## flow/config.mk

```make
export PLATFORM = sky130hd
export DESIGN_NAME = cordic
export DESIGN_NICKNAME = cordic
export VERILOG_FILES = /design/flow/design.v
export SDC_FILE = /design/flow/constraint.sdc
export NUM_CORES = 4
export LEC_CHECK = 0
export CAP_MARGIN = 0
export CORE_MARGIN = 3
export CORE_UTILIZATION = 45
export CTS_CLUSTER_DIAMETER = 332
export CTS_CLUSTER_SIZE = 100
export HOLD_SLACK_MARGIN = 0.3
export SETUP_SLACK_MARGIN = 1.71
export SLEW_MARGIN = 20
```

## flow/constraint.sdc

```tcl
create_clock -name core_clock -period 10.0 [get_ports {clk}]
set_input_delay 2.0000 -clock core_clock [delete_from_list [all_inputs] [get_ports {clk}]]
set_output_delay 2.0000 -clock core_clock [all_outputs]
set_load 0.01 [all_outputs]
```

## flow/design.v

```verilog
/*verilator lint_off EOFNEWLINE*/
/*verilator lint_off WIDTHEXPAND*/
module cordic #(
    parameter WIDTH = 16,                
    parameter ITERATIONS = 12,           
    parameter MODE = 0                   
)(
    input wire clk,
    input wire rst_n,
    input wire start,                    
    input wire [WIDTH-1:0] x_in,         
    input wire [WIDTH-1:0] y_in,         
    input wire [WIDTH-1:0] z_in,         
    output reg done,                     
    output reg [WIDTH-1:0] x_out,        
    output reg [WIDTH-1:0] y_out,        
    output reg [WIDTH-1:0] z_out         
);
    localparam IDLE = 2'd0;
    localparam SETUP = 2'd1;
    localparam ITERATE = 2'd2;
    localparam DONE = 2'd3;
    reg [1:0] state, next_state;
    reg signed [WIDTH-1:0] x, y;
    reg [WIDTH-1:0] z;
    reg signed [WIDTH-1:0] x_next, y_next;
    reg [WIDTH-1:0] z_next;
    reg [$clog2(ITERATIONS)-1:0] iteration;
    function [WIDTH-1:0] atan_table;
        input [3:0] idx;
        begin
            case (idx)
                4'd0:  atan_table = 16'd8192;    
                4'd1:  atan_table = 16'd4836;    
                4'd2:  atan_table = 16'd2555;    
                4'd3:  atan_table = 16'd1297;    
                4'd4:  atan_table = 16'd651;     
                4'd5:  atan_table = 16'd326;     
                4'd6:  atan_table = 16'd163;     
                4'd7:  atan_table = 16'd81;      
                4'd8:  atan_table = 16'd41;      
                4'd9:  atan_table = 16'd20;      
                4'd10: atan_table = 16'd10;      
                4'd11: atan_table = 16'd5;       
                default: atan_table = 16'd0;
            endcase
        end
    endfunction
    always @(posedge clk or negedge rst_n) begin
        if (!rst_n) begin
            state <= IDLE;
            x <= 0;
            y <= 0;
            z <= 0;
            iteration <= 0;
            done <= 1'b0;
            x_out <= 0;
            y_out <= 0;
            z_out <= 0;
        end else begin
            state <= next_state;
            case (state)
                IDLE: begin
                    done <= 1'b0;
                end
                SETUP: begin
                    x <= x_in;
                    y <= y_in;
                    z <= z_in;
                    iteration <= 0;
                end
                ITERATE: begin
                    x <= x_next;
                    y <= y_next;
                    z <= z_next;
                    iteration <= iteration + 1;
                end
                DONE: begin
                    done <= 1'b1;
                    x_out <= x;
                    y_out <= y;
                    z_out <= z;
                end
            endcase
        end
    end
    always @(*) begin
        next_state = state;
        case (state)
            IDLE: begin
                if (start) begin
                    next_state = SETUP;
                end
            end
            SETUP: begin
                next_state = ITERATE;
            end
            ITERATE: begin
                if (iteration == ITERATIONS - 1) begin
                    next_state = DONE;
                end
            end
            DONE: begin
                next_state = IDLE;
            end
        endcase
    end
    wire [WIDTH-1:0] shift_x = x >>> iteration;
    wire [WIDTH-1:0] shift_y = y >>> iteration;
    always @(*) begin
        x_next = x;
        y_next = y;
        z_next = z;
        if (state == ITERATE) begin
            if (MODE == 0) begin
                if (z[WIDTH-1] == 1'b0) begin   
                    x_next = x - shift_y;
                    y_next = y + shift_x;
                    z_next = z - atan_table(iteration);
                end else begin   
                    x_next = x + shift_y;
                    y_next = y - shift_x;
                    z_next = z + atan_table(iteration);
                end
            end else begin
                if (y[WIDTH-1] == 1'b0) begin   
                    x_next = x + shift_y;
                    y_next = y - shift_x;
                    z_next = z + atan_table(iteration);
                end else begin   
                    x_next = x - shift_y;
                    y_next = y + shift_x;
                    z_next = z - atan_table(iteration);
                end
            end
        end
    end
endmodule
/*verilator lint_on EOFNEWLINE*/
/*verilator lint_on WIDTHEXPAND*/ 
```

## flow/run.sh

```bash
#!/bin/bash
# the make line also repeats each setting of config.mk as NAME=value (left out here)
make -C /OpenROAD-flow-scripts/flow DESIGN_CONFIG=/design/flow/config.mk WORK_HOME=/design/flow/orfs CLKGATE_MAP_FILE= finish
```

==> results of run 1 <==
-- per-stage QoR --
stage	worst slack [ns]	cells	instance area, sq um
2_1_floorplan	4.63	988	9320
3_3_place_gp	4.71	1305	10500
3_5_place_dp	4.63	1305	10500
4_1_cts	4.59	1321	10700
5_1_grt	4.11	1321	10700
6_report	4.58	1321	10700
-- area by class of cell --
class | instances | area share [%]
Clock buffer | 9 | 2.10
Inverter | 29 | 1.01
Clock inverter | 7 | 0.559
Tap cell | 270 | 3.15
Sequential cell | 105 | 24.5
Timing Repair Buffer | 109 | 9.90
Multi-Input combinational cell | 792 | 58.8
-- metal layers --
| layer | wire (um) | share of wire [%] | up-vias |
|---|---|---|---|
| li1 | - | - | 3755 |
| met1 | 11500 | 47 | 3712 |
| met2 | 11300 | 46 | 209 |
| met3 | 1260 | 5.1 | 27 |
| met4 | 464 | 1.9 | 0 |
| met5 | 0 | 0 | - |
==> flow_summary.toml, run 1 <==
# yosys + openroad results
[final_timing]
holdWs_ns = 0.489
min_period_ns = 5.42
tightest_slew_ns = 0.957
timing.fmax_ghz = 0.184
relSlewSlack_pct = 36.2
report.final.slew_viol_count = 0
rsz0062_at_grt = "no"
fin_skew_ns = 0.0143
finalSetupTns_ns = 0
hold_viol_final = 0
setup_viol = 0
fin_crit_sh_pct = 54.2

[drt]
via_per_inst = 5.83
wl_mm = 24.5
dr.pass1.iters = 5
drc_errors = 0
vias = 7703
dr.first_iter.drc_count = 422
antenna_cells = 0
avgRoutedWirePerCell_um = 18.5
drtAntennaViolNets = 0

[critical_path]
crit_path_top_delay_cell = "or4_1"
r2r-start = "iteration[1]$_DFFE_PN0P_"
rrSetupSlack_ns = 4.58
cp.buffers_inverters = 2
crit_cells = 18
crit_path_max_incr_delay_ns = 0.55
critPathTopFamily = "AND-OR/OR-AND gates"
worstPathCellList = "buf_4 > inv_2 > ha_1 > nor2b_1 > o31a_1 > or4_1 > nor3_1 > a21oi_1 > xor2_1 > ha_1 > a21o_1 > a21o_1 > a211oi_1 > o21a_1 > nor3_1 > a2111oi_0 > a31oi_1 > o211a_1"
cp.arrival_ns = 5.68
r2r_end = "z[15]$_DFFE_PN0P_"
critical_path_class = "reg2reg"
cp-endpoint = "z[15]$_DFFE_PN0P_"
path_max_fanout = 38
endpoint_kind = "register"
reg2reg_depth = 18
start_kind = "register"
required_ns = 10.25
crit_start = "iteration[1]$_DFFE_PN0P_"

[die]
chipArea_sq_um = 22500
ioPinCount = 100
die_w_um = 150
die_h_um = 150
initial_core_util_pct = 45.9
core-area_sq_um = 20300
num_rows = 52

[cells_and_area]
comb_area_sq_um = 6310
nFillCells = 1976
seq_area_sq_um = 2630
fin_util_pct = 52.9
area_growth_pct = 15.2
nets = 1162

[global_routing]
grt_remaining_overflow = 0
grt.total_usage_pct = 22.4
met1_usage_pct = 31.1
grt_util_met3_pct = 3.60
busiest_layer = "met2"
use_met2_pct = 36.5
grt_pass1_vias = 7507
grt_pass1_wl_mm = 39.9
antenna_found_initial = 0
grt_max_degree = 92

[placement]
detailed_place_hpwl_mm = 17.6
portBuffers = 99
gp_congestion = 0.895

[hold_path]
min_from = "done$_DFFE_PN0P_"
holdPathStages = 1
hold_path_end = "done$_DFFE_PN0P_"
min-delay-path-class = "reg2reg"

[synthesis]
synth_dominant_cell_count = "dfrtp_1"
synth.yosys.seq_area_share_pct = 28.2
fp_nets = 1104
simple_gate_area_share_pct = 11.8
yosys-top-cells-count = "dfrtp_1 (104), nand2_1 (88), o21ai_0 (69)"
syn_area_sq_um = 9320
avgSynthCellArea_sq_um = 9.43
synth-warning-count = 1
synthAoiAreaFrac_pct = 17.7
ys_cells = 988
synth.area.top_cells = "dfrtp_1 (28%), ha_1 (8.3%), mux2_2 (6.8%)"
post-synth-top-area-cell = "dfrtp_1"
async_reset_ff_share_pct = 100
ys_area_sq_um = 9320
synth.distinct_cells = 76
synthFlopType = "dfrtp_1"
yosysTopAreaCellShare_pct = 27.9
xor_share_pct = 6.86
top_logic_kind = "multiplexers"
netlist_instances = 988
ys_seq_elements = 105
ys_sh_mux_pct = 22.3
synthAdderAreaFrac_pct = 8.97
synth-edff-count = 0

[cts]
cts-hold-fix-buffers = 0
htreeDepth = 3
cts_resized = 0
clock_sinks = 105
post_cts_buffers = 0
path_clk_slew_ns = 0.08
cts-root-buf = "clkbuf_16"
cts_buffers = 9
cts_tree = "done"
clockBufferDepth = 2
worstSkewPairLatency_ns = 0.37

[run]
drv_cap = 0
tool_warnings = 40

[run_status]
status = "timing/DRC/antenna clean"
==> run 2, diff against run 1 <==
CAP_MARGIN = 20   (was 0)
CORE_MARGIN = 2   (was 3)
CORE_UTILIZATION = 68   (was 45)
CTS_CLUSTER_DIAMETER = not set   (was 332)
CTS_CLUSTER_SIZE = 32   (was 100)
HOLD_SLACK_MARGIN = 0.29   (was 0.3)
SETUP_SLACK_MARGIN = -0.34   (was 1.71)
clock period = 4.1 ns   (was 10.0 ns; I/O delays follow)
==> run 2 against run 1 <==
Net effect: the flow now stops in global routing (5_1_grt); die area shrank 35%; area after synthesis stayed put; synthesized cell count unchanged.
==> flow_summary.toml, run 2 <==
# implementation run metrics
[die]
chipArea_sq_um = 14700
die_w_um = 121
core-area_sq_um = 13300
initial_core_util_pct = 70.1
num_rows = 42
ioPinCount = 100
die_h_um = 121

[placement]
gp_congestion = 0.967
detailed_place_hpwl_mm = 24.2
place_ws_ns = -0.752
portBuffers = 99
placedCellCount = 1427

[cts]
clock_sinks = 105
htreeDepth = 3
cts-root-buf = "clkbuf_16"
clockBufferDepth = 2
cts_buffers = 9

[run_status]
flow.stopped_at = "global routing (5_1_grt)"
firstError = "[ERROR DPL-0038] Utilization greater than 100%, impossible to legalize"
status = "did not finish"

[synthesis]
yosysTopAreaCellShare_pct = 27.9
synth-warning-count = 1
simple_gate_area_share_pct = 11.8
async_reset_ff_share_pct = 100
yosys-top-cells-count = "dfrtp_1 (104), nand2_1 (88), o21ai_0 (69)"
synthAdderAreaFrac_pct = 8.97
ys_area_sq_um = 9320
netlist_instances = 988
synthFlopType = "dfrtp_1"
synth.distinct_cells = 76
avgSynthCellArea_sq_um = 9.43
ys_seq_elements = 105
top_logic_kind = "multiplexers"
ys_cells = 988
synth-edff-count = 0
post-synth-top-area-cell = "dfrtp_1"
fp_nets = 1104
synth_dominant_cell_count = "dfrtp_1"
ys_sh_mux_pct = 22.3
xor_share_pct = 6.86
synth.yosys.seq_area_share_pct = 28.2
synth.area.top_cells = "dfrtp_1 (28%), ha_1 (8.3%), mux2_2 (6.8%)"
syn_area_sq_um = 9320
synthAoiAreaFrac_pct = 17.7
-- run 2: stage by stage --
step	cell area [sq um]	utilization, %	hold WS [ns]
after CTS	12600	94.9	0.510
after detailed placement	12100	90.7	0.495
after global placement	12100	90.7	0.464
after floorplan	9390	-	0.459
-- run 2: timing repair --
item / in CTS
hold buffers: 0
resized: 48
pin swaps: 27
endpoints found under the setup margin: 16
setup buffers: 19
==> run 3, diff against run 2 <==
ABC_AREA = 1   (was not set)
CORE_UTILIZATION = 58   (was 68)
CTS_CLUSTER_SIZE = not set   (was 32)
HOLD_SLACK_MARGIN = not set   (was 0.29)
PLACE_DENSITY_LB_ADDON = 0.06   (was not set)
SETUP_SLACK_MARGIN = 1.61   (was -0.34)
clock period = 5.47 ns   (was 4.1 ns; I/O delays follow)
==> run 3 against run 2 <==
Net effect: die area increased by 11%; synthesized cell count increased by 36%; now clean on timing, DRC and antenna; area after synthesis decreased by 4.9%.
==> flow_summary.toml, run 3 <==
# yosys + openroad results
[run_status]
status = "timing/DRC/antenna clean"

[final_timing]
rsz0062_at_grt = "yes"
report.final.slew_viol_count = 0
setup_viol = 0
timing.fmax_ghz = 0.266
hold_viol_final = 0
tightest_slew_ns = 0.876
fin_crit_sh_pct = 68.7
finalSetupTns_ns = 0
relSlewSlack_pct = 41.5
fin_skew_ns = 0.0169
min_period_ns = 3.76

[cts]
htreeDepth = 3
path_clk_slew_ns = 0.08
clock_sinks = 105
worstSkewPairLatency_ns = 0.37
cts_buffers = 9
cts_tree = "done"
cts-root-buf = "clkbuf_16"
clockBufferDepth = 2

[critical_path]
critical_path_class = "reg2reg"
cp-endpoint = "y[13]$_DFFE_PN0P_"
reg2reg_depth = 23
crit_path_max_incr_delay_ns = 0.51
path_max_fanout = 8
worstPathCellList = "buf_6 > buf_4 > inv_6 > nand2_1 > nand3_1 > nand3_2 > nand3_2 > nand2_2 > ha_4 > nand3_4 > inv_2 > nand2_2 > nand2_1 > xor2_1 > ha_2 > a21oi_4 > nor2_2 > a211oi_2 > o211ai_1 > a21o_1 > or2_2 > nand3_2 > nand3_1"
endpoint_kind = "register"
critPathTopFamily = "simple AND/OR/NAND/NOR gates"
crit_path_top_delay_cell = "dfrtp_4"
rrSetupSlack_ns = 1.71
cp.buffers_inverters = 4
cp_common_cell = "nand3_2"
start_kind = "register"
crit_cells = 23
crit_start = "iteration[0]$_DFFE_PN0P_"
r2r_end = "y[13]$_DFFE_PN0P_"
r2r-start = "iteration[0]$_DFFE_PN0P_"
required_ns = 5.72
cp.arrival_ns = 4.01

[global_routing]
grt_remaining_overflow = 0
grt_pass1_vias = 8660
antenna_found_initial = 0
grt.total_usage_pct = 33.1
grt_max_degree = 70
grt_pass1_wl_mm = 43.0

[synthesis]
simple_gate_area_share_pct = 33.6
top_logic_kind = "simple AND/OR/NAND/NOR gates"
synth-edff-count = 0
synthAdderAreaFrac_pct = 9.43
async_reset_ff_share_pct = 100
synthAoiAreaFrac_pct = 14.7
synth_dominant_cell_count = "nand2_1"
synth-warning-count = 1
synth.distinct_cells = 46
yosys-top-cells-count = "nand2_1 (477), nand3_1 (154), inv_1 (115)"
ys_area_sq_um = 8860
netlist_instances = 1347
ys_cells = 1347
synth.area.top_cells = "dfrtp_1 (29%), nand2_1 (20%), ha_1 (8.8%)"
ys_seq_elements = 105
yosysTopAreaCellShare_pct = 29.4
synth.yosys.seq_area_share_pct = 29.7
post-synth-top-area-cell = "dfrtp_1"
fp_nets = 1463
synthFlopType = "dfrtp_1"
ys_sh_mux_pct = 0
avgSynthCellArea_sq_um = 6.58
syn_area_sq_um = 8860
xor_share_pct = 4.45

[placement]
placedCellCount = 1589
dpl-instance-area_sq_um = 9940
detailed_place_hpwl_mm = 19.3
gp_congestion = 0.984
portBuffers = 99

[run]
tool_warnings = 42
drv_cap = 0

[drt]
antenna_cells = 0
drc_errors = 0
dr.pass1.iters = 6
drtAntennaViolNets = 0
via_per_inst = 5.86
vias = 9571
dr.first_iter.drc_count = 966
avgRoutedWirePerCell_um = 17.1
wl_mm = 27.9

[die]
initial_core_util_pct = 58.7
core-area_sq_um = 15100
num_rows = 45
die_h_um = 128
die_w_um = 128
ioPinCount = 100
chipArea_sq_um = 16300

[hold_path]
min-delay-path-class = "reg2reg"
min_from = "y_out[8]$_DFFE_PN0P_"
hold_path_end = "y_out[8]$_DFFE_PN0P_"
holdPathStages = 2

[cells_and_area]
area_growth_pct = 24.7
instances_no_fill = 1633
nets = 1556
stdcell_area_sq_um = 11100
[run 3: layout make-up]
class | count | area [sq um]
clock buffer | 11 | 233
inverter | 128 | 504
multi-input combinational | 1059 | 5980
timing repair buffer | 135 | 1390
fill | 1262 | 4040
timing repair inverter | 2 | 17.5
sequential | 105 | 2640
clock inverter | 5 | 51.3
tap | 188 | 235
[run 3: per-stage QoR]
stage               util (%)  setup WS, ns  hold WS [ns]
floorplan                  -          2.04         0.464
CTS                     68.0          1.59         0.474
finish                  73.2          1.71         0.467
detailed placement      65.9          1.26         0.457
global route            73.2          1.49         0.487
global placement        65.7          1.40         0.452
[run 3: repair_timing]
item                                    in CTS  in global routing
endpoints found under the hold margin        0                  0
pin swaps                                    2                 36
cloned                                       0                  7
gates resized                               14                131
setup buffers                                0                 21
hold buffers                                 0                  0
endpoints found under the setup margin      17                 22
[run 3: routing by layer]
layer,routed length (um),track usage [%],part of all wire (%)
met1,12500,47.5,45
met2,12600,52.1,45
met3,2180,4.19,7.8
met4,692,10.5,2.5
met5,0,0,0
==> run 4, diff against run 3 <==
ABC_AREA = not set   (was 1)
CORE_UTILIZATION = 64   (was 58)
PLACE_DENSITY_LB_ADDON = not set   (was 0.06)
SETUP_SLACK_MARGIN = not set   (was 1.61)
clock period = 5.63 ns   (was 5.47 ns; I/O delays follow)
==> run 4 against run 3 <==
Net effect: largest cell class unchanged; via count is 17% lower; final cell count is 24% lower; design area down 2.7%; die area fell by 4.6%; register-to-register slack got worse by 1.2 ns; wire length is 15% lower; sequential share of layout area is 0.67 points higher; first-iteration DRC count is 43% lower; critical endpoint is now x[14]$_DFFE_PN0P_.
==> flow_summary.toml, run 4 <==
# yosys + openroad results
[run_status]
status = "timing/DRC/antenna clean"

[synthesis]
top_logic_kind = "multiplexers"
yosys-top-cells-count = "dfrtp_1 (104), nand2_1 (88), o21ai_0 (69)"
synth_dominant_cell_count = "dfrtp_1"
synthAdderAreaFrac_pct = 8.97
synth.yosys.seq_area_share_pct = 28.2
synthFlopType = "dfrtp_1"
avgSynthCellArea_sq_um = 9.43
ys_seq_elements = 105
post-synth-top-area-cell = "dfrtp_1"
synth-warning-count = 1
fp_nets = 1104
ys_area_sq_um = 9320
xor_share_pct = 6.86
synth-edff-count = 0
syn_area_sq_um = 9320
yosysTopAreaCellShare_pct = 27.9
ys_cells = 988
ys_sh_mux_pct = 22.3
simple_gate_area_share_pct = 11.8
async_reset_ff_share_pct = 100
synthAoiAreaFrac_pct = 17.7
netlist_instances = 988
synth.area.top_cells = "dfrtp_1 (28%), ha_1 (8.3%), mux2_2 (6.8%)"
synth.distinct_cells = 76

[cts]
worstSkewPairLatency_ns = 0.36
cts-root-buf = "clkbuf_16"
path_clk_slew_ns = 0.07
clockBufferDepth = 2
cts_tree = "done"
clock_sinks = 105
cts-hold-fix-buffers = 0
htreeDepth = 3
post_cts_buffers = 0
cts_resized = 0
cts_buffers = 9

[drt]
dr_wl_met3_mm = 1.33
met1Wirelength_mm = 10.3
highest_layer = "met4"
route.met2.wl_mm = 11.7
drtAntennaViolNets = 0
wl_mm = 23.8
vias = 7948
via_per_inst = 6.39
avgRoutedWirePerCell_um = 19.2
drc_errors = 0
dr.pass1.iters = 5
antenna_cells = 0
dr.first_iter.drc_count = 552

[critical_path]
crit_path_max_incr_delay_ns = 0.64
r2r_end = "x[14]$_DFFE_PN0P_"
reg2reg_depth = 16
crit_start = "iteration[0]$_DFFE_PN0P_"
endpoint_kind = "register"
worstPathCellList = "buf_6 > mux2_1 > mux4_2 > o21ai_0 > ha_1 > nand2_1 > o21ai_0 > fa_1 > a21o_1 > a21oi_1 > o21ai_0 > a31oi_1 > o211ai_1 > a2111oi_0 > or3_1 > a31oi_1"
path_max_fanout = 32
cp_common_cell = "o21ai_0"
rrSetupSlack_ns = 0.48
crit_path_top_delay_cell = "dfrtp_4"
cp.arrival_ns = 5.35
cp.buffers_inverters = 1
required_ns = 5.83
critPathTopFamily = "AND-OR/OR-AND gates"
cp-endpoint = "x[14]$_DFFE_PN0P_"
r2r-start = "iteration[0]$_DFFE_PN0P_"
critical_path_class = "reg2reg"
start_kind = "register"
crit_cells = 16

[placement]
detailed_place_hpwl_mm = 17.1
portBuffers = 99
gp_congestion = 0.978

[final_timing]
setup_viol = 0
relSlewSlack_pct = 32.3
timing.fmax_ghz = 0.194
report.final.slew_viol_count = 0
rsz0062_at_grt = "no"
hold_viol_final = 0
fin_crit_sh_pct = 91.4
finalSetupTns_ns = 0
tightest_slew_ns = 1.02
fin_skew_ns = 0.00495
min_period_ns = 5.15

[die]
ioPinCount = 100
die_w_um = 125
core-area_sq_um = 14400
die_h_um = 125
num_rows = 44
initial_core_util_pct = 64.9
chipArea_sq_um = 15500

[cells_and_area]
area_growth_pct = 15.3
nets = 1170

[global_routing]
grt_remaining_overflow = 0
grt_max_degree = 92
grt_pass1_vias = 7749
grt_pass1_wl_mm = 39.5
grt.total_usage_pct = 31.2
antenna_found_initial = 0

[hold_path]
holdPathStages = 1
min_from = "done$_DFFE_PN0P_"
hold_path_end = "done$_DFFE_PN0P_"
min-delay-path-class = "reg2reg"

[run]
tool_warnings = 42
drv_cap = 0
==> run 4: per-stage QoR <==
stage,hold WS [ns],utilization (%),cells,setup slack (ns),area (sq um)
floorplan,0.459,-,988,0.255,9320
global placement,0.465,72.4,1227,0.485,10400
detailed placement,0.480,72.4,1227,0.332,10400
CTS,0.497,74.8,1243,0.267,10700
global route,0.524,74.8,1243,0.0710,10700
finish,0.494,74.8,1243,0.482,10700
==> run 4: final cells by class <==
type                    count  area, sq um
inverters                  29          109
repair buffers            117         1130
fillers                  1108         3620
multi-input cells         792         6310
clock inverters             6         96.3
flip-flops and latches    105         2640
well taps                 184          230
clock buffers              10          239
==> run 4: layer usage <==
layer  up-vias  global-route usage [%]
li1       3762                       -
met3        43                    5.58
met5         -                       0
met1      3861                    41.1
met4         0                    8.79
met2       282                    52.9
==> run 5, diff against run 4 <==
CORE_UTILIZATION = 68   (was 64)
CTS_CLUSTER_DIAMETER = 56   (was not set)
CTS_CLUSTER_SIZE = 32   (was not set)
HOLD_SLACK_MARGIN = -0.09   (was not set)
SETUP_SLACK_MARGIN = 0.65   (was not set)
clock period = 5.03 ns   (was 5.63 ns; I/O delays follow)
==> run 5 against run 4 <==
Net effect: sequential cell count is the same; core utilization grew 12 points; clock-buffer cell count shrank 1; still clean on timing, DRC and antenna; clock skew grew 0.0047 ns.
==> flow_summary.toml, run 5 <==
# yosys + openroad results
[run_status]
status = "timing/DRC/antenna clean"

[synthesis]
synthAdderAreaFrac_pct = 8.97
ys_seq_elements = 105
synth.yosys.seq_area_share_pct = 28.2
fp_nets = 1104
synth-edff-count = 0
synthAoiAreaFrac_pct = 17.7
xor_share_pct = 6.86
ys_sh_mux_pct = 22.3
syn_area_sq_um = 9320
synth_dominant_cell_count = "dfrtp_1"
yosys-top-cells-count = "dfrtp_1 (104), nand2_1 (88), o21ai_0 (69)"
simple_gate_area_share_pct = 11.8
synth.area.top_cells = "dfrtp_1 (28%), ha_1 (8.3%), mux2_2 (6.8%)"
yosysTopAreaCellShare_pct = 27.9
ys_cells = 988
synthFlopType = "dfrtp_1"
netlist_instances = 988
synth.distinct_cells = 76
top_logic_kind = "multiplexers"
synth-warning-count = 1
avgSynthCellArea_sq_um = 9.43
post-synth-top-area-cell = "dfrtp_1"
ys_area_sq_um = 9320
async_reset_ff_share_pct = 100

[die]
core-area_sq_um = 13300
die_h_um = 121
initial_core_util_pct = 70.1
die_w_um = 121
ioPinCount = 100
chipArea_sq_um = 14700
num_rows = 42

[cells_and_area]
area_growth_pct = 24.0
nets = 1216

[final_timing]
hold_viol_final = 0
report.final.slew_viol_count = 0
min_period_ns = 4.44
finalSetupTns_ns = 0
fin_crit_sh_pct = 88.2
tightest_slew_ns = 1.14
rsz0062_at_grt = "yes"
relSlewSlack_pct = 24.1
fin_skew_ns = 0.00965
holdWs_ns = 0.496
setup_viol = 0
timing.fmax_ghz = 0.225

[critical_path]
r2r-start = "iteration[1]$_DFFE_PN0P_"
crit_path_max_incr_delay_ns = 0.59
reg2reg_depth = 19
r2r_end = "z[15]$_DFFE_PN0P_"
critPathTopFamily = "AND-OR/OR-AND gates"
cp.buffers_inverters = 3
crit_start = "iteration[1]$_DFFE_PN0P_"
cp-endpoint = "z[15]$_DFFE_PN0P_"
crit_path_top_delay_cell = "or4_4"
cp_common_cell = "ha_1"
worstPathCellList = "buf_12 > buf_16 > ha_1 > a21oi_2 > o21ai_2 > or4_4 > nor3_4 > a21oi_4 > xor2_1 > ha_1 > buf_4 > nand3_1 > nor2_1 > a211oi_2 > o21a_1 > nor3_2 > a2111oi_2 > a31oi_1 > o211a_1"
critical_path_class = "reg2reg"
endpoint_kind = "register"
path_max_fanout = 18
rrSetupSlack_ns = 0.59
required_ns = 5.28
cp.arrival_ns = 4.69
crit_cells = 19
start_kind = "register"

[placement]
portBuffers = 99
gp_congestion = 0.946
detailed_place_hpwl_mm = 17.4

[drt]
antenna_cells = 0
drtAntennaViolNets = 0
via_per_inst = 6.85
drc_errors = 0
dr.pass1.iters = 5
vias = 8772
highest_layer = "met4"
route.met2.wl_mm = 13.6
avgRoutedWirePerCell_um = 21.5
met1Wirelength_mm = 10.5
dr_wl_met3_mm = 2.11
dr.first_iter.drc_count = 868
wl_mm = 27.6

[cts]
cts-root-buf = "clkbuf_16"
cts_buffers = 9
cts_tree = "done"
htreeDepth = 3
clock_sinks = 105
clockBufferDepth = 2
path_clk_slew_ns = 0.08
worstSkewPairLatency_ns = 0.36

[run]
tool_warnings = 45
drv_cap = 0

[hold_path]
holdPathStages = 2
hold_path_end = "state[0]$_DFF_PN1_"
min-delay-path-class = "reg2reg"
min_from = "state[0]$_DFF_PN1_"

[global_routing]
grt_pass1_vias = 8012
grt_max_degree = 92
antenna_found_initial = 0
grt_pass1_wl_mm = 40.3
grt_remaining_overflow = 0
grt.total_usage_pct = 35.0
-- run 5: through the flow --
step | instance area [sq um] | util (%) | instances | setup slack [ns]
after floorplan | 9400 | - | 988 | 0.407
after global routing | 11600 | 86.9 | 1281 | 0.444
after CTS | 11000 | 82.7 | 1249 | 0.616
after global placement | 10500 | 79.2 | 1224 | 0.422
final | 11600 | 86.9 | 1281 | 0.592
after detailed placement | 10500 | 79.2 | 1224 | 0.269
-- run 5: layout make-up --
cell class,count,area (sq um)
multi-input cells,792,6660
clock buffers,9,225
clock inverters,7,85.1
flip-flops and latches,105,2640
repair inverters,1,8.76
fillers,717,1740
well taps,176,220
inverters,29,129
repair buffers,162,1580
-- run 5: timing repair --
action | CTS | global route
endpoints found under the hold margin | 0 | 0
endpoints found under the setup margin | 13 | 16
hold buffers | 0 | 0
gates resized | 21 | 62
setup buffers | 9 | 28
pin swaps | 7 | 39
cloned | 0 | 4
-- run 5: layer usage --
layer,up-vias,track usage (%)
met2,515,59.0
met1,4280,45.2
met4,0,14.7
met3,127,4.70
li1,3850,-
met5,-,0
==> run 6, diff against run 5 <==
ABC_AREA = 1   (was not set)
CORE_UTILIZATION = 58   (was 68)
CTS_CLUSTER_DIAMETER = not set   (was 56)
CTS_CLUSTER_SIZE = not set   (was 32)
HOLD_SLACK_MARGIN = not set   (was -0.09)
PLACE_DENSITY_LB_ADDON = 0.06   (was not set)
SETUP_SLACK_MARGIN = not set   (was 0.65)
clock period = 6.87 ns   (was 5.03 ns; I/O delays follow)
==> run 6 against run 5 <==
Net effect: still clean on timing, DRC and antenna; critical path depth up 4; core utilization shrank 19 points; first-iteration DRC count fell by 13%; sequential cell count unchanged; critical endpoint is now y[13]$_DFFE_PN0P_.
==> flow_summary.toml, run 6 <==
# yosys + openroad results
[synthesis]
top_logic_kind = "simple AND/OR/NAND/NOR gates"
synth-edff-count = 0
synthAdderAreaFrac_pct = 9.43
synth-warning-count = 1
synth.area.top_cells = "dfrtp_1 (29%), nand2_1 (20%), ha_1 (8.8%)"
ys_area_sq_um = 8860
xor_share_pct = 4.45
synth_dominant_cell_count = "nand2_1"
synth.yosys.seq_area_share_pct = 29.7
ys_cells = 1347
yosys-top-cells-count = "nand2_1 (477), nand3_1 (154), inv_1 (115)"
async_reset_ff_share_pct = 100
ys_seq_elements = 105
post-synth-top-area-cell = "dfrtp_1"
synthFlopType = "dfrtp_1"
yosysTopAreaCellShare_pct = 29.4
synth.distinct_cells = 46
synthAoiAreaFrac_pct = 14.7
avgSynthCellArea_sq_um = 6.58
syn_area_sq_um = 8860
netlist_instances = 1347
fp_nets = 1463
simple_gate_area_share_pct = 33.6
ys_sh_mux_pct = 0

[drt]
avgRoutedWirePerCell_um = 15.8
vias = 9041
drtAntennaViolNets = 0
via_per_inst = 5.64
wl_mm = 25.4
dr.pass1.iters = 6
dr.first_iter.drc_count = 758
antenna_cells = 0
drc_errors = 0

[die]
num_rows = 45
die_w_um = 128
ioPinCount = 100
die_h_um = 128
initial_core_util_pct = 58.7
core-area_sq_um = 15100
chipArea_sq_um = 16300

[global_routing]
antenna_found_initial = 0
grt.total_usage_pct = 31.5
grt_pass1_vias = 8080
grt_remaining_overflow = 0
grt_max_degree = 75
grt_pass1_wl_mm = 40.8

[final_timing]
tightest_slew_ns = 1.06
min_period_ns = 4.65
fin_skew_ns = 0.0148
hold_viol_final = 0
fin_ws_ns = 2.22
setup_viol = 0
timing.fmax_ghz = 0.215
rsz0062_at_grt = "no"
relSlewSlack_pct = 29.3
finalSetupTns_ns = 0
report.final.slew_viol_count = 0
fin_crit_sh_pct = 67.7

[cells_and_area]
nFillCells = 1420
area_growth_pct = 15.3
nets = 1526
instances_no_fill = 1603
comb_area_sq_um = 5520
seq_area_sq_um = 2630

[cts]
cts_buffers = 9
worstSkewPairLatency_ns = 0.37
post_cts_buffers = 0
clockBufferDepth = 2
cts-hold-fix-buffers = 0
cts_resized = 0
clock_sinks = 105
cts_tree = "done"
cts-root-buf = "clkbuf_16"
path_clk_slew_ns = 0.07
htreeDepth = 3

[placement]
detailed_place_hpwl_mm = 18.8
placedCellCount = 1586
gp_congestion = 0.951
place_ws_ns = 2.26
portBuffers = 99

[critical_path]
start_kind = "register"
r2r_end = "y[13]$_DFFE_PN0P_"
cp-endpoint = "y[13]$_DFFE_PN0P_"
critical_path_class = "reg2reg"
cp.arrival_ns = 4.90
endpoint_kind = "register"
crit_path_top_delay_cell = "dfrtp_1"
r2r-start = "iteration[1]$_DFFE_PN0P_"
cp.buffers_inverters = 2
cp_common_cell = "nand3_1"
required_ns = 7.11
crit_start = "iteration[1]$_DFFE_PN0P_"
critPathTopFamily = "simple AND/OR/NAND/NOR gates"
rrSetupSlack_ns = 2.22
worstPathCellList = "inv_2 > nand2_1 > nand3_1 > nand3_1 > nor2b_1 > ha_1 > nand3_1 > inv_1 > nand2_1 > nor2_1 > nand3_1 > nand2_1 > nand3_1 > nand2_1 > ha_1 > nand2_1 > nor2_1 > a211oi_1 > o211ai_1 > a21o_1 > or2_2 > nand3_1 > nand3_1"
crit_path_max_incr_delay_ns = 0.91
path_max_fanout = 29
crit_cells = 23
reg2reg_depth = 23

[run]
drv_cap = 0
tool_warnings = 40

[hold_path]
hold_path_end = "y_out[10]$_DFFE_PN0P_"
holdPathStages = 2
min-delay-path-class = "reg2reg"
min_from = "y_out[10]$_DFFE_PN0P_"

[run_status]
status = "timing/DRC/antenna clean"
## run 6: per-layer routing
| metal | wire, um | track usage [%] | share of wire [%] | vias up |
|---|---|---|---|---|
| met5 | 0 | 0 | 0 | - |
| met4 | 420 | 9.05 | 1.7 | 0 |
| met3 | 1760 | 4.23 | 6.9 | 32 |
| met2 | 11400 | 49.5 | 45 | 320 |
| met1 | 11800 | 45.6 | 47 | 4159 |
| li1 | - | - | - | 4530 |
## run 6: cell type report
type	count	share of cell area (%)
Multi-Input combinational cell	1059	54.0
Timing Repair Buffer	107	10.5
Tap cell	188	2.30
Inverter	128	4.70
Clock buffer	11	2.37
Sequential cell	105	25.7
Clock inverter	5	0.477
## run 6: metrics by stage
stage / instance area [sq um] / hold slack [ns] / util (%)
after floorplan: 8860 / 0.464 / -
after global placement: 9900 / 0.453 / 65.6
after detailed placement: 9900 / 0.458 / 65.6
after CTS: 10200 / 0.475 / 67.6
after global routing: 10200 / 0.487 / 67.7
final: 10200 / 0.471 / 67.7
==> run 7, diff against run 6 <==
ABC_AREA = not set   (was 1)
CAP_MARGIN = 0   (was 20)
CELL_PAD_IN_SITES_DETAIL_PLACEMENT = 0   (was not set)
CORE_ASPECT_RATIO = 0.9   (was not set)
CORE_UTILIZATION = 72   (was 58)
CTS_CLUSTER_DIAMETER = 238   (was not set)
CTS_CLUSTER_SIZE = 40   (was not set)
GPL_TIMING_DRIVEN = 1   (was not set)
HOLD_SLACK_MARGIN = -0.09   (was not set)
MAX_ROUTING_LAYER = met4   (was not set)
PLACE_DENSITY_LB_ADDON = 0.01   (was 0.06)
TNS_END_PERCENT = 40   (was not set)
clock period = 4.39 ns   (was 6.87 ns; I/O delays follow)
==> run 7 against run 6 <==
Net effect: now fails the layout checks on setup timing; global-route usage rose by 9.8 points; clock skew fell by 0.0082 ns; critical path depth fell by 5; die area fell by 15%; area after synthesis rose by 5.1%; design area rose by 14%; sequential cell count did not move; clock-buffer cell count did not move; critical path type unchanged; critical endpoint is now z[14]$_DFFE_PN0P_; highest routed layer unchanged.
==> flow_summary.toml, run 7 <==
# yosys + openroad results
[run_status]
status = "complete, but fails checks"
so_faults = "setup timing"

[synthesis]
ys_sh_mux_pct = 22.3
avgSynthCellArea_sq_um = 9.43
synthAoiAreaFrac_pct = 17.7
synth.yosys.seq_area_share_pct = 28.2
netlist_instances = 988
synthAdderAreaFrac_pct = 8.97
synth.area.top_cells = "dfrtp_1 (28%), ha_1 (8.3%), mux2_2 (6.8%)"
synth_dominant_cell_count = "dfrtp_1"
simple_gate_area_share_pct = 11.8
top_logic_kind = "multiplexers"
synthFlopType = "dfrtp_1"
yosysTopAreaCellShare_pct = 27.9
yosys-top-cells-count = "dfrtp_1 (104), nand2_1 (88), o21ai_0 (69)"
synth.distinct_cells = 76
fp_nets = 1104
post-synth-top-area-cell = "dfrtp_1"
syn_area_sq_um = 9320
xor_share_pct = 6.86
synth-warning-count = 1
ys_seq_elements = 105
ys_area_sq_um = 9320
synth-edff-count = 0
ys_cells = 988
async_reset_ff_share_pct = 100

[critical_path]
cp-endpoint = "z[14]$_DFFE_PN0P_"
crit_path_max_incr_delay_ns = 0.46
critPathTopFamily = "AND-OR/OR-AND gates"
crit_start = "iteration[0]$_DFFE_PN0P_"
path_max_fanout = 6
crit_cells = 18
critical_path_class = "reg2reg"
r2r-start = "iteration[0]$_DFFE_PN0P_"
reg2reg_depth = 18
rrSetupSlack_ns = -0.34
crit_path_top_delay_cell = "dfrtp_2"
endpoint_kind = "register"
required_ns = 4.64
cp.arrival_ns = 4.98
start_kind = "register"
worstPathCellList = "buf_12 > buf_12 > buf_4 > ha_1 > o21ai_0 > o31a_1 > buf_4 > o21ai_0 > xnor2_1 > ha_1 > a21o_1 > a21oi_1 > o21ai_1 > a31oi_2 > o211ai_1 > a2111oi_2 > nor3_1 > nor3b_1"
r2r_end = "z[14]$_DFFE_PN0P_"
cp.buffers_inverters = 4

[final_timing]
tightest_slew_ns = 0.956
timing.fmax_ghz = 0.211
report.final.slew_viol_count = 0
finalSetupTns_ns = -1.16
fin_ws_ns = -0.343
relSlewSlack_pct = 36.3
fin_skew_ns = 0.00664
fin_crit_sh_pct = 108
min_period_ns = 4.73
rsz0062_at_grt = "yes"
setup_viol = 9
hold_viol_final = 0

[hold_path]
min-delay-path-class = "reg2reg"
min_from = "done$_DFFE_PN0P_"
holdPathStages = 1
hold_path_end = "done$_DFFE_PN0P_"

[global_routing]
grt_remaining_overflow = 0
grt_pass1_vias = 8760
grt.total_usage_pct = 41.3
grt_max_degree = 92
antenna_found_initial = 1
grt_pass1_wl_mm = 43.3

[cts]
clock_sinks = 105
htreeDepth = 3
cts-root-buf = "clkbuf_16"
clockBufferDepth = 2
path_clk_slew_ns = 0.07
cts_buffers = 9
worstSkewPairLatency_ns = 0.37
cts_tree = "done"

[die]
num_rows = 39
die_h_um = 112
core-area_sq_um = 12700
chipArea_sq_um = 13900
initial_core_util_pct = 73.5
ioPinCount = 100
die_w_um = 124

[placement]
dpl-instance-area_sq_um = 10900
place_ws_ns = -0.131
detailed_place_hpwl_mm = 19.0
gp_congestion = 0.970
portBuffers = 99

[drt]
drtAntennaViolNets = 0
wl_mm = 30.4
via_per_inst = 7.13
vias = 9308
dr.first_iter.drc_count = 1270
drc_errors = 0
dr.pass1.iters = 7
avgRoutedWirePerCell_um = 23.3

[cells_and_area]
nFillCells = 526
nets = 1252
fin_util_pct = 91.7
area_growth_pct = 24.8
stdcell_area_sq_um = 11600

[run]
tool_warnings = 43
drv_cap = 0
-- run 7: what timing repair did --
action	in CTS	in global routing
gates resized	9	35
endpoints found under the setup margin	6	14
gates cloned	0	3
hold buffers	0	0
buffers inserted	0	18
pin swaps	1	25
-- run 7: per-stage QoR --
stage	hold slack (ns)	std cells
5_1_grt	0.490	1306
3_5_place_dp	0.468	1268
6_report	0.486	1306
3_3_place_gp	0.465	1268
2_1_floorplan	0.459	988
4_1_cts	0.485	1284
-- run 7: layer usage --
layer	GRT usage (%)	vias up	share of wire, %
met5	-	-	0
met4	18.5	0	7.0
met3	9.38	254	11
met2	65.1	740	46
met1	50.5	4373	35
li1	-	3941	-
-- run 7: layout make-up --
class	count	area [sq um]	share of cell area, %
diodes	1	2.50	0.0215
clock buffers	11	253	2.17
clock inverters	5	36.3	0.312
inverters	29	114	0.979
multi-input cells	792	6550	56.3
flip-flops and latches	105	2640	22.7
well taps	164	205	1.76
repair buffers	199	1840	15.8
==> run 8, diff against run 7 <==
CAP_MARGIN = 20   (was 0)
CELL_PAD_IN_SITES_DETAIL_PLACEMENT = not set   (was 0)
CORE_ASPECT_RATIO = not set   (was 0.9)
CORE_UTILIZATION = 68   (was 72)
CTS_CLUSTER_DIAMETER = not set   (was 238)
CTS_CLUSTER_SIZE = 33   (was 40)
GPL_TIMING_DRIVEN = not set   (was 1)
HOLD_SLACK_MARGIN = 0.28   (was -0.09)
MAX_ROUTING_LAYER = not set   (was met4)
PLACE_DENSITY_LB_ADDON = not set   (was 0.01)
SETUP_SLACK_MARGIN = -0.3   (was not set)
TNS_END_PERCENT = not set   (was 40)
clock period = 4.12 ns   (was 4.39 ns; I/O delays follow)
==> run 8 against run 7 <==
Net effect: the flow now stops in global routing (5_1_grt); synthesized cell count unchanged; area after synthesis stayed put; die area is 5.7% higher.
==> flow_summary.toml, run 8 <==
# implementation run metrics
[synthesis]
synth.distinct_cells = 76
synth-edff-count = 0
xor_share_pct = 6.86
synthAoiAreaFrac_pct = 17.7
simple_gate_area_share_pct = 11.8
async_reset_ff_share_pct = 100
synth.area.top_cells = "dfrtp_1 (28%), ha_1 (8.3%), mux2_2 (6.8%)"
yosysTopAreaCellShare_pct = 27.9
synthFlopType = "dfrtp_1"
avgSynthCellArea_sq_um = 9.43
top_logic_kind = "multiplexers"
synth.yosys.seq_area_share_pct = 28.2
ys_seq_elements = 105
ys_cells = 988
netlist_instances = 988
ys_area_sq_um = 9320
fp_nets = 1104
synth-warning-count = 1
yosys-top-cells-count = "dfrtp_1 (104), nand2_1 (88), o21ai_0 (69)"
post-synth-top-area-cell = "dfrtp_1"
ys_sh_mux_pct = 22.3
syn_area_sq_um = 9320
synthAdderAreaFrac_pct = 8.97
synth_dominant_cell_count = "dfrtp_1"

[die]
num_rows = 42
die_w_um = 121
die_h_um = 121
core-area_sq_um = 13300
chipArea_sq_um = 14700
ioPinCount = 100
initial_core_util_pct = 70.1

[cts]
clockBufferDepth = 2
cts-root-buf = "clkbuf_16"
htreeDepth = 3
clock_sinks = 105
cts_buffers = 9

[placement]
place_ws_ns = -0.602
detailed_place_hpwl_mm = 24.4
portBuffers = 99
gp_congestion = 1.03

[run_status]
status = "did not finish"
firstError = "[ERROR DPL-0038] Utilization greater than 100%, impossible to legalize"
flow.stopped_at = "global routing (5_1_grt)"
## run 8: per-stage QoR
stage / hold slack, ns / std cells / cell area [sq um] / setup TNS (ns)
2_1_floorplan: 0.459 / 988 / 9400 / -2.59
3_3_place_gp: 0.461 / 1426 / 12000 / -1.89
3_5_place_dp: 0.470 / 1426 / 12000 / -5.88
4_1_cts: 0.511 / 1452 / 12500 / -3.63
## run 8: repair_timing
item / in CTS
endpoints found under the setup margin: 13
resized: 27
buffers inserted: 10
pin swaps: 12
hold buffers: 0
==> run 9, diff against run 8 <==
ABC_AREA = 1   (was not set)
CAP_MARGIN = 5   (was 20)
CELL_PAD_IN_SITES_DETAIL_PLACEMENT = 0   (was not set)
CORE_ASPECT_RATIO = 0.9   (was not set)
CORE_MARGIN = 4   (was 2)
CORE_UTILIZATION = 60   (was 68)
CTS_CLUSTER_SIZE = 21   (was 33)
GPL_ROUTABILITY_DRIVEN = 0   (was not set)
GPL_TIMING_DRIVEN = 1   (was not set)
HOLD_SLACK_MARGIN = 0.02   (was 0.28)
MAX_ROUTING_LAYER = met5   (was not set)
MIN_ROUTING_LAYER = met2   (was not set)
PLACE_DENSITY = 0.85   (was not set)
SETUP_SLACK_MARGIN = not set   (was -0.3)
SLEW_MARGIN = 15   (was 20)
clock period = 3.47 ns   (was 4.12 ns; I/O delays follow)
==> run 9 against run 8 <==
Net effect: the flow again stops in global routing (5_1_grt); synthesized cell count is 36% higher; die area is 15% higher; area after synthesis is 4.9% lower.
==> flow_summary.toml, run 9 <==
# implementation run metrics
[cts]
cts-root-buf = "clkbuf_16"
clock_sinks = 105
clockBufferDepth = 2
cts_buffers = 9
htreeDepth = 3

[synthesis]
synth.yosys.seq_area_share_pct = 29.7
synth_dominant_cell_count = "nand2_1"
synth.area.top_cells = "dfrtp_1 (29%), nand2_1 (20%), ha_1 (8.8%)"
ys_cells = 1347
yosys-top-cells-count = "nand2_1 (477), nand3_1 (154), inv_1 (115)"
synthAdderAreaFrac_pct = 9.43
syn_area_sq_um = 8860
post-synth-top-area-cell = "dfrtp_1"
yosysTopAreaCellShare_pct = 29.4
synthAoiAreaFrac_pct = 14.7
async_reset_ff_share_pct = 100
avgSynthCellArea_sq_um = 6.58
top_logic_kind = "simple AND/OR/NAND/NOR gates"
synth-edff-count = 0
fp_nets = 1463
ys_area_sq_um = 8860
synth.distinct_cells = 46
ys_seq_elements = 105
synth-warning-count = 1
ys_sh_mux_pct = 0
simple_gate_area_share_pct = 33.6
xor_share_pct = 4.45
netlist_instances = 1347
synthFlopType = "dfrtp_1"

[placement]
detailed_place_hpwl_mm = 21.1
portBuffers = 99
dpl-instance-area_sq_um = 11000
placedCellCount = 1732

[die]
die_h_um = 123
initial_core_util_pct = 62.2
die_w_um = 136
chipArea_sq_um = 16800
ioPinCount = 100
num_rows = 41
core-area_sq_um = 14300

[global_routing]
grt_remaining_overflow = 143
grt.total_usage_pct = 75.9

[run_status]
firstError = "[ERROR GRT-0232] Routing congestion too high. Check the congestion heatmap in the GUI."
status = "did not finish"
flow.stopped_at = "global routing (5_1_grt)"
==> run 9: through the flow <==
step	hold WS (ns)	TNS [ns]	utilization (%)	worst slack, ns
after global placement	0.452	-0.543	77.3	-0.119
after CTS	0.446	-0.0887	82.9	-0.0464
after floorplan	0.398	0	-	0.0414
after detailed placement	0.458	-2.06	77.3	-0.265
==> run 9: per-layer routing <==
layer	global-route usage [%]	GRT overflow
met5	69.4	20
met4	56.8	21
met3	87.4	82
met2	77.1	20
met1	-	-
==> run 9: what timing repair did <==
action,4_1_cts
gates cloned,2
hold buffers,0
endpoints found under the setup margin,20
resized,101
setup buffers,13
pin swaps,42
==> run 10, diff against run 9 <==
ABC_AREA = not set   (was 1)
CAP_MARGIN = 20   (was 5)
CELL_PAD_IN_SITES_DETAIL_PLACEMENT = not set   (was 0)
CORE_ASPECT_RATIO = not set   (was 0.9)
CORE_MARGIN = 2   (was 4)
CORE_UTILIZATION = 69   (was 60)
CTS_CLUSTER_DIAMETER = 30   (was not set)
CTS_CLUSTER_SIZE = 32   (was 21)
GPL_ROUTABILITY_DRIVEN = not set   (was 0)
GPL_TIMING_DRIVEN = not set   (was 1)
HOLD_SLACK_MARGIN = not set   (was 0.02)
MAX_ROUTING_LAYER = not set   (was met5)
MIN_ROUTING_LAYER = not set   (was met2)
PLACE_DENSITY = not set   (was 0.85)
SETUP_SLACK_MARGIN = -0.36   (was not set)
SLEW_MARGIN = 20   (was 15)
TNS_END_PERCENT = 5   (was not set)
clock period = 3.8 ns   (was 3.47 ns; I/O delays follow)
==> run 10 against run 9 <==
Net effect: the run fails in clock tree synthesis (4_1_cts); die area is 14% lower; area after synthesis is 5.1% higher; synthesized cell count fell by 27%.
==> flow_summary.toml, run 10 <==
# implementation run metrics
[run_status]
status = "did not finish"
flow.stopped_at = "clock tree synthesis (4_1_cts)"
firstError = "[ERROR DPL-0033] detailed placement checks failed during check placement."

[synthesis]
fp_nets = 1104
synth.distinct_cells = 76
post-synth-top-area-cell = "dfrtp_1"
yosysTopAreaCellShare_pct = 27.9
synthAdderAreaFrac_pct = 8.97
synth-edff-count = 0
synth.area.top_cells = "dfrtp_1 (28%), ha_1 (8.3%), mux2_2 (6.8%)"
netlist_instances = 988
synth-warning-count = 1
ys_seq_elements = 105
synthFlopType = "dfrtp_1"
async_reset_ff_share_pct = 100
ys_sh_mux_pct = 22.3
simple_gate_area_share_pct = 11.8
xor_share_pct = 6.86
top_logic_kind = "multiplexers"
synth_dominant_cell_count = "dfrtp_1"
ys_area_sq_um = 9320
synthAoiAreaFrac_pct = 17.7
syn_area_sq_um = 9320
yosys-top-cells-count = "dfrtp_1 (104), nand2_1 (88), o21ai_0 (69)"
synth.yosys.seq_area_share_pct = 28.2
avgSynthCellArea_sq_um = 9.43
ys_cells = 988

[placement]
portBuffers = 99
placedCellCount = 1460
gp_congestion = 1.11
detailed_place_hpwl_mm = 27.9

[die]
ioPinCount = 100
num_rows = 42
core-area_sq_um = 13200
die_w_um = 120
initial_core_util_pct = 70.7
chipArea_sq_um = 14500
die_h_um = 120
[run 10: per-stage QoR]
stage | worst slack, ns | util [%] | TNS, ns | cell area (sq um)
3_3_place_gp | -0.672 | 93.2 | -8.46 | 12300
3_5_place_dp | -1.18 | 93.2 | -19.91 | 12300
2_1_floorplan | -0.823 | - | -9.90 | 9380
==> run 11, diff against run 10 <==
CELL_PAD_IN_SITES_DETAIL_PLACEMENT = 0   (was not set)
CORE_ASPECT_RATIO = 0.9   (was not set)
CORE_UTILIZATION = 72   (was 69)
CTS_CLUSTER_DIAMETER = not set   (was 30)
CTS_CLUSTER_SIZE = not set   (was 32)
GPL_TIMING_DRIVEN = 1   (was not set)
HOLD_SLACK_MARGIN = 0.08   (was not set)
MAX_ROUTING_LAYER = met4   (was not set)
PLACE_DENSITY = 0.7   (was not set)
SETUP_SLACK_MARGIN = not set   (was -0.36)
TNS_END_PERCENT = not set   (was 5)
clock period = 4.6 ns   (was 3.8 ns; I/O delays follow)
==> run 11 against run 10 <==
Net effect: now fails the layout checks on setup timing; synthesized cell count did not move; die area is 4.0% lower; area after synthesis unchanged.
==> flow_summary.toml, run 11 <==
# yosys + openroad results
[cts]
cts_tree = "done"
cts-root-buf = "clkbuf_16"
cts_buffers = 9
clockBufferDepth = 2
worstSkewPairLatency_ns = 0.37
cts-hold-fix-buffers = 0
clock_sinks = 105
htreeDepth = 3
path_clk_slew_ns = 0.08

[global_routing]
antenna_found_initial = 0
grt.total_usage_pct = 41.3
grt_pass1_vias = 8540
met1_usage_pct = 54.6
grt_pass1_wl_mm = 43.4
grt_util_met3_pct = 9.99
busiest_layer = "met2"
grt_remaining_overflow = 0
grt_max_degree = 92
use_met2_pct = 61.9

[hold_path]
holdPathStages = 1
min-delay-path-class = "reg2reg"
hold_path_end = "done$_DFFE_PN0P_"
min_from = "done$_DFFE_PN0P_"

[critical_path]
critPathTopFamily = "AND-OR/OR-AND gates"
cp.arrival_ns = 5.11
crit_cells = 18
crit_start = "iteration[0]$_DFFE_PN0P_"
start_kind = "register"
worstPathCellList = "buf_2 > buf_4 > mux2_1 > mux2i_1 > mux2i_1 > mux2i_1 > buf_4 > buf_4 > a31oi_1 > xor2_1 > ha_1 > a21oi_1 > nor4b_2 > a211oi_2 > o311ai_2 > a21oi_1 > a211o_1 > and3_1"
crit_path_top_delay_cell = "dfrtp_4"
crit_path_max_incr_delay_ns = 0.55
cp-endpoint = "y[15]$_DFFE_PN0P_"
r2r_end = "y[15]$_DFFE_PN0P_"
cp.buffers_inverters = 4
reg2reg_depth = 18
r2r-start = "iteration[0]$_DFFE_PN0P_"
rrSetupSlack_ns = -0.26
critical_path_class = "reg2reg"
path_max_fanout = 7
endpoint_kind = "register"
required_ns = 4.85

[die]
core-area_sq_um = 12700
die_h_um = 112
ioPinCount = 100
initial_core_util_pct = 73.5
chipArea_sq_um = 13900
die_w_um = 124
num_rows = 39

[cells_and_area]
fin_util_pct = 89.9
area_growth_pct = 22.4
stdcell_area_sq_um = 11400
nFillCells = 589
nets = 1235

[synthesis]
simple_gate_area_share_pct = 11.8
xor_share_pct = 6.86
synth.yosys.seq_area_share_pct = 28.2
synth_dominant_cell_count = "dfrtp_1"
fp_nets = 1104
top_logic_kind = "multiplexers"
netlist_instances = 988
post-synth-top-area-cell = "dfrtp_1"
ys_cells = 988
ys_area_sq_um = 9320
ys_sh_mux_pct = 22.3
async_reset_ff_share_pct = 100
synthAdderAreaFrac_pct = 8.97
synthFlopType = "dfrtp_1"
synth.distinct_cells = 76
yosysTopAreaCellShare_pct = 27.9
synthAoiAreaFrac_pct = 17.7
synth-warning-count = 1
avgSynthCellArea_sq_um = 9.43
synth-edff-count = 0
yosys-top-cells-count = "dfrtp_1 (104), nand2_1 (88), o21ai_0 (69)"
ys_seq_elements = 105
syn_area_sq_um = 9320
synth.area.top_cells = "dfrtp_1 (28%), ha_1 (8.3%), mux2_2 (6.8%)"

[final_timing]
fin_skew_ns = 0.0138
hold_viol_final = 0
rsz0062_at_grt = "yes"
fin_ws_ns = -0.261
relSlewSlack_pct = 39.6
holdWs_ns = 0.504
report.final.slew_viol_count = 0
fin_crit_sh_pct = 106
setup_viol = 5
min_period_ns = 4.86
finalSetupTns_ns = -0.620
tightest_slew_ns = 0.907
timing.fmax_ghz = 0.206

[drt]
avgRoutedWirePerCell_um = 22.5
vias = 8978
drtAntennaViolNets = 0
dr.first_iter.drc_count = 1258
drc_errors = 0
dr.pass1.iters = 9
wl_mm = 29.0
via_per_inst = 6.97
antenna_cells = 0

[placement]
detailed_place_hpwl_mm = 19.0
gp_congestion = 1.01
portBuffers = 99
dpl-instance-area_sq_um = 10800

[run]
drv_cap = 0
tool_warnings = 44

[run_status]
status = "complete, but fails checks"
so_faults = "setup timing"
==> run 11: area by class of cell <==
class | instances | area, sq um | area share [%]
Clock buffer | 10 | 239 | 2.10
Clock inverter | 6 | 55.1 | 0.483
Inverter | 29 | 114 | 0.998
Multi-Input combinational cell | 792 | 6510 | 57.1
Sequential cell | 105 | 2640 | 23.1
Tap cell | 164 | 205 | 1.80
Timing Repair Buffer | 182 | 1640 | 14.4
==> run 11: repair_timing <==
item | CTS | global route
buffers inserted | 0 | 16
endpoints found under the setup margin | 6 | 14
resized | 6 | 44
pin swaps | 0 | 21
gates cloned | 0 | 0
==> run 11: per-stage QoR <==
stage / setup WS, ns / std cells
6_report: -0.261 / 1288
5_1_grt: -0.404 / 1288
4_1_cts: 0.0244 / 1272
3_5_place_dp: -0.0697 / 1256
3_3_place_gp: 0.0326 / 1256
2_1_floorplan: -0.0229 / 988
==> run 11: layer usage <==
| layer | vias up | wire length [um] |
|---|---|---|
| met5 | - | 0 |
| met4 | 0 | 1350 |
| met3 | 149 | 3390 |
| met2 | 649 | 13200 |
| met1 | 4276 | 11100 |
| li1 | 3904 | - |
==> run 12, diff against run 11 <==
ABC_AREA = 1   (was not set)
CELL_PAD_IN_SITES_DETAIL_PLACEMENT = 2   (was 0)
CORE_ASPECT_RATIO = 0.89   (was 0.9)
CORE_MARGIN = 6   (was 2)
CORE_UTILIZATION = 40   (was 72)
GPL_TIMING_DRIVEN = not set   (was 1)
HOLD_SLACK_MARGIN = not set   (was 0.08)
PLACE_DENSITY = not set   (was 0.7)
PLACE_DENSITY_LB_ADDON = 0.17   (was not set)
clock period = 9.33 ns   (was 4.6 ns; I/O delays follow)
==> run 12 against run 11 <==
Net effect: now clean on timing, DRC and antenna; clock-buffer cell count is the same; critical path depth is the same; non-clock buffer count shrank 74; via count grew 18%; first-iteration DRC count shrank 35%; fmax shrank 16%; critical endpoint is now y[12]$_DFFE_PN0P_; global-route usage shrank 3.3 points; register-to-register slack gained 3.8 ns; sequential share of layout area grew 2.3 points; core utilization shrank 42 points; largest cell class unchanged; design area shrank 9.4%.
==> flow_summary.toml, run 12 <==
# yosys + openroad results
[final_timing]
rsz0062_at_grt = "no"
relSlewSlack_pct = 26.1
fin_crit_sh_pct = 62.2
report.final.slew_viol_count = 0
fin_ws_ns = 3.53
tightest_slew_ns = 1.11
timing.fmax_ghz = 0.172
finalSetupTns_ns = 0
fin_skew_ns = 0.0164
holdWs_ns = 0.499
hold_viol_final = 0
setup_viol = 0
min_period_ns = 5.80

[drt]
dr.pass1.iters = 5
drc_errors = 0
vias = 10633
via_per_inst = 6.25
wl_mm = 49.0
dr.first_iter.drc_count = 814
antenna_cells = 0
drtAntennaViolNets = 0
avgRoutedWirePerCell_um = 28.8

[cts]
path_clk_slew_ns = 0.08
clockBufferDepth = 2
htreeDepth = 3
post_cts_buffers = 0
clock_sinks = 105
cts-hold-fix-buffers = 0
cts-root-buf = "clkbuf_16"
cts_buffers = 9
cts_tree = "done"
cts_resized = 0
worstSkewPairLatency_ns = 0.37

[die]
core-area_sq_um = 21400
ioPinCount = 100
num_rows = 50
die_h_um = 152
die_w_um = 170
initial_core_util_pct = 41.4
chipArea_sq_um = 25900

[critical_path]
rrSetupSlack_ns = 3.53
critical_path_class = "reg2reg"
r2r_end = "y[12]$_DFFE_PN0P_"
reg2reg_depth = 18
crit_path_top_delay_cell = "dfrtp_1"
endpoint_kind = "register"
r2r-start = "iteration[2]$_DFFE_PN0P_"
cp.arrival_ns = 6.06
path_max_fanout = 23
cp-endpoint = "y[12]$_DFFE_PN0P_"
start_kind = "register"
critPathTopFamily = "AND-OR/OR-AND gates"
crit_cells = 18
cp.buffers_inverters = 2
crit_path_max_incr_delay_ns = 0.91
crit_start = "iteration[2]$_DFFE_PN0P_"
worstPathCellList = "inv_2 > nor2_1 > nand3_1 > nand2_1 > nor2b_1 > ha_1 > o21ai_0 > fa_1 > nand3_1 > nand3_1 > inv_1 > o21a_1 > o21ai_0 > a21boi_0 > o21ai_0 > nand2_1 > nand2_1 > o21bai_1"
required_ns = 9.58

[synthesis]
synth-edff-count = 0
netlist_instances = 1347
synth_dominant_cell_count = "nand2_1"
simple_gate_area_share_pct = 33.6
ys_seq_elements = 105
syn_area_sq_um = 8860
synth.area.top_cells = "dfrtp_1 (29%), nand2_1 (20%), ha_1 (8.8%)"
synth.distinct_cells = 46
async_reset_ff_share_pct = 100
yosys-top-cells-count = "nand2_1 (477), nand3_1 (154), inv_1 (115)"
avgSynthCellArea_sq_um = 6.58
synth-warning-count = 1
synthAoiAreaFrac_pct = 14.7
xor_share_pct = 4.45
ys_area_sq_um = 8860
synth.yosys.seq_area_share_pct = 29.7
fp_nets = 1463
top_logic_kind = "simple AND/OR/NAND/NOR gates"
synthAdderAreaFrac_pct = 9.43
synthFlopType = "dfrtp_1"
ys_cells = 1347
ys_sh_mux_pct = 0
post-synth-top-area-cell = "dfrtp_1"
yosysTopAreaCellShare_pct = 29.4

[cells_and_area]
nets = 1527
nFillCells = 2481
area_growth_pct = 16.6
comb_area_sq_um = 5520
seq_area_sq_um = 2630
stdcell_area_sq_um = 10300

[global_routing]
antenna_found_initial = 0
grt_max_degree = 76
grt_pass1_vias = 12246
grt.total_usage_pct = 38.0
grt_pass1_wl_mm = 74.8
grt_remaining_overflow = 0

[run]
tool_warnings = 40
drv_cap = 0

[hold_path]
hold_path_end = "y_out[7]$_DFFE_PN0P_"
holdPathStages = 2
min_from = "y_out[7]$_DFFE_PN0P_"
min-delay-path-class = "reg2reg"

[placement]
place_ws_ns = 4.05
dpl-instance-area_sq_um = 10000
gp_congestion = 0.921
detailed_place_hpwl_mm = 33.9
portBuffers = 99

[run_status]
status = "timing/DRC/antenna clean"
run 12: layout make-up:
| cell class | instances | share of cell area (%) |
|---|---|---|
| multi-input cells | 1059 | 53.4 |
| inverters | 128 | 4.66 |
| flip-flops and latches | 105 | 25.4 |
| clock buffers | 10 | 2.31 |
| well taps | 286 | 3.46 |
| clock inverters | 6 | 0.472 |
| repair buffers | 108 | 10.3 |
run 12: metal layers:
metal / vias to the layer above / share of wire (%) / global-route usage (%)
li1: 4520 / - / -
met1: 5431 / 39 / 42.7
met2: 494 / 50 / 64.8
met3: 188 / 5.6 / 5.75
met4: 0 / 5.8 / 20.2
met5: - / 0 / -
run 12: through the flow:
stage                     util, %  std cells
final                        48.3       1702
after global routing         48.3       1702
after CTS                    48.3       1702
after detailed placement     46.9       1686
after global placement       46.9       1686
after floorplan                 -       1347
